## DCT_Custom_Instruction
module DCT_Custom_Instruction(clk,
                              reset,
                              dataa,
                              n,
                              clk_en,
                              start,
							                done,
                              result);
Size in the first run: about 15000 cells after synthesis, ~74 I/O pins, ~120000 sq um of cells after synthesis.
Settings: LEC_CHECK=0, ABC_AREA=1, CAP_MARGIN=20, CORE_MARGIN=2, CORE_UTILIZATION=71, CTS_CLUSTER_DIAMETER=290, CTS_CLUSTER_SIZE=37, PLACE_DENSITY=0.62, SLEW_MARGIN=20; clock period 8.83 ns.
run.sh (not shown) runs the stock make flow with config.mk's settings and CLKGATE_MAP_FILE=.
The baseline never finished: it broke off in 5_1_grt (GRT-0116).
Change:
--- a/flow/config.mk
+++ b/flow/config.mk
@@ -7,9 +7,5 @@
 export LEC_CHECK = 0
-export ABC_AREA = 1
 export CAP_MARGIN = 20
 export CORE_MARGIN = 2
-export CORE_UTILIZATION = 71
-export CTS_CLUSTER_DIAMETER = 290
-export CTS_CLUSTER_SIZE = 37
-export PLACE_DENSITY = 0.62
+export CORE_UTILIZATION = 40
 export SLEW_MARGIN = 20
==> flow/constraint.sdc (replaced) <==
create_clock -name core_clock -period 15.7 [get_ports {clk}]
set_input_delay 3.1400 -clock core_clock [delete_from_list [all_inputs] [get_ports {clk}]]
set_output_delay 3.1400 -clock core_clock [all_outputs]
set_load 0.01 [all_outputs]
The new run went through all stages and came out clean; area after synthesis decreases by about 4%; die area is higher by 69%; synthesized cell count shrinks by 16%.
Change:
--- a/flow/config.mk
+++ b/flow/config.mk
@@ -9,3 +9,4 @@
 export CORE_MARGIN = 2
-export CORE_UTILIZATION = 40
-export SLEW_MARGIN = 20
+export CORE_UTILIZATION = 48
+export SETUP_SLACK_MARGIN = -1.12
+export SLEW_MARGIN = 25
==> flow/constraint.sdc (replaced) <==
create_clock -name core_clock -period 11.6 [get_ports {clk}]
set_input_delay 2.3200 -clock core_clock [delete_from_list [all_inputs] [get_ports {clk}]]
set_output_delay 2.3200 -clock core_clock [all_outputs]
set_load 0.01 [all_outputs]
Now the flow finished with negative setup slack left.
Worst setup slack degrades by 2.7 ns.
Non-clock buffer count went up by 2621.
Cell area went up by about a fifth.
Routed wire length went up by about a fifth.
Synthesized cell count is unchanged.
Via count went up by roughly a tenth.
Change:
--- a/flow/config.mk
+++ b/flow/config.mk
@@ -9,4 +9,3 @@
 export CORE_MARGIN = 2
-export CORE_UTILIZATION = 48
-export SETUP_SLACK_MARGIN = -1.12
-export SLEW_MARGIN = 25
+export CORE_UTILIZATION = 40
+export SLEW_MARGIN = 20
==> flow/constraint.sdc (replaced) <==
create_clock -name core_clock -period 16.0 [get_ports {clk}]
set_input_delay 3.2000 -clock core_clock [delete_from_list [all_inputs] [get_ports {clk}]]
set_output_delay 3.2000 -clock core_clock [all_outputs]
set_load 0.01 [all_outputs]
Effect: With this change the flow completed with no timing, DRC or antenna violations; routed wire length fell by about a fifth; cell count shrinks by roughly a tenth; worst hold slack gets worse by 0.0055 ns.
Change:
--- a/flow/config.mk
+++ b/flow/config.mk
@@ -7,5 +7,13 @@
 export LEC_CHECK = 0
+export ABC_AREA = 1
 export CAP_MARGIN = 20
-export CORE_MARGIN = 2
-export CORE_UTILIZATION = 40
-export SLEW_MARGIN = 20
+export CELL_PAD_IN_SITES_GLOBAL_PLACEMENT = 3
+export CORE_ASPECT_RATIO = 0.57
+export CORE_MARGIN = 10
+export CORE_UTILIZATION = 20
+export CTS_CLUSTER_DIAMETER = 160
+export GPL_ROUTABILITY_DRIVEN = 1
+export GPL_TIMING_DRIVEN = 0
+export HOLD_SLACK_MARGIN = 0.18
+export MIN_ROUTING_LAYER = met2
+export SLEW_MARGIN = 0
Outcome: The new run aborted during 5_1_grt; synthesized area increases by a few percent; synthesized cell count increases by about a fifth; die area is higher by well over a third.


== lane 1 ==
DCT_Custom_Instruction again, from the RTL that the note above started with.
clock: 16.0 ns
lec_check: 0
abc_area: 1
cap_margin: 20
cell_pad_in_sites_global_placement: 3
core_aspect_ratio: 0.57
core_margin: 2
core_utilization: 20
cts_cluster_diameter: 160
gpl_routability_driven: 1
hold_slack_margin: 0.18
min_routing_layer: met2
setup_slack_margin: 3.21
slew_margin: 0
Lane 1 did not finish; the tool stopped in 5_1_grt with error GRT-0116.
For lane 2, these inputs were changed with respect to lane 1:
# lane 1
export LEC_CHECK = 0
export ABC_AREA = 1
export CAP_MARGIN = 20
export CELL_PAD_IN_SITES_GLOBAL_PLACEMENT = 3
export CORE_ASPECT_RATIO = 0.57
export CORE_MARGIN = 2
export CORE_UTILIZATION = 20
export CTS_CLUSTER_DIAMETER = 160
export GPL_ROUTABILITY_DRIVEN = 1
export HOLD_SLACK_MARGIN = 0.18
export MIN_ROUTING_LAYER = met2
export SETUP_SLACK_MARGIN = 3.21
export SLEW_MARGIN = 0
create_clock -name core_clock -period 16.0 [get_ports {clk}]
# lane 2
export LEC_CHECK = 0
export CAP_MARGIN = 0
export CORE_MARGIN = 2
export CORE_UTILIZATION = 40
export CTS_CLUSTER_SIZE = 10
export SETUP_SLACK_MARGIN = -0.96
export SLEW_MARGIN = 20
export TNS_END_PERCENT = 15
create_clock -name core_clock -period 16.0 [get_ports {clk}]
## What came out
- Of lane 1 and lane 2, only lane 1 never reached the final stage.
- The flow ended early for lane 1: it failed with a tool error in 5_1_grt.
- Total die size shrinks by more than half when moving from lane 1 to lane 2.
- Comparing the two runs side by side, lane 2 comes out ahead of lane 1 on area after synthesis.
- Delta (lane 2 minus lane 1): fraction of the core area occupied by cells at floorplan went up 20 points; floorplan net count went down about 12%.
- XOR/XNOR share of the synthesized area in lane 2 vs lane 1: up 1.4 points


north:
Starting RTL as in the previous note.
export LEC_CHECK = 0
export ABC_AREA = 1
export CAP_MARGIN = 20
export CORE_MARGIN = 2
export CORE_UTILIZATION = 67
export CTS_CLUSTER_DIAMETER = 384
export CTS_CLUSTER_SIZE = 98
export SLEW_MARGIN = 0
export TNS_END_PERCENT = 5
create_clock -name core_clock -period 16.0 [get_ports {clk}]
As the logs show, north stopped at 5_1_grt after a tool error, so it never reached the end of the flow.
What south does differently from north at the input level:
Settings: CTS_CLUSTER_SIZE now 10, was 98; ABC_AREA no longer set, was 1; CTS_CLUSTER_DIAMETER no longer set, was 384; SLEW_MARGIN now 20, was 0; CORE_UTILIZATION now 40, was 67; SETUP_SLACK_MARGIN now -0.96, previously not set; TNS_END_PERCENT no longer set, was 5.
### Flow results
south: done, clean on timing, DRC and antenna. The standard cell area after detailed placement in south sits 2100 µm² below the value recorded for north. Summary of the comparison: H-tree depth reported by CTS is higher in south, relative to north. Diff south..north | fraction of registers with async set or reset after synthesis | unchanged. The die size of south was inferior to that of north. Between north and south, the flow reports number of placement rows increasing by more than a quarter. Post-synthesis mux area share: south vs north up 2.1 points. From south to north, number of buffers on the longest clock path did not move at all. Of south and north, south shows the higher sequential cell area fraction in the yosys report, with north below it. Relative to north, the area of the core measured on south has increased by more than half.
> inputs changed (south -> east)
Settings: a change of SETUP_SLACK_MARGIN from -0.96 to -1.12; a change of CORE_UTILIZATION from 40 to 57; a deleted CTS_CLUSTER_SIZE that had been 10; a change of SLEW_MARGIN from 20 to 25; a change of the clock period (ns, I/O delays scaled along) from 16.0 to 11.6.
### Flow results
- east finished all stages; layout check result: FAIL, due to setup timing.
- Setup violation total in the final timing report | east above south
- Number of violations reported at the end of detailed-routing iteration 0 delta (east − south): unfavourable
- Between south and east, data arrival time of the critical path is higher for south, east comes in under that.
- Diff south -> east | transition time at the pin with the least slew margin | decrease of 0.19 ns
- Utilization (lower): south
- Taking east as 1.0, south lands at 0.12 on non-clock buffer count.
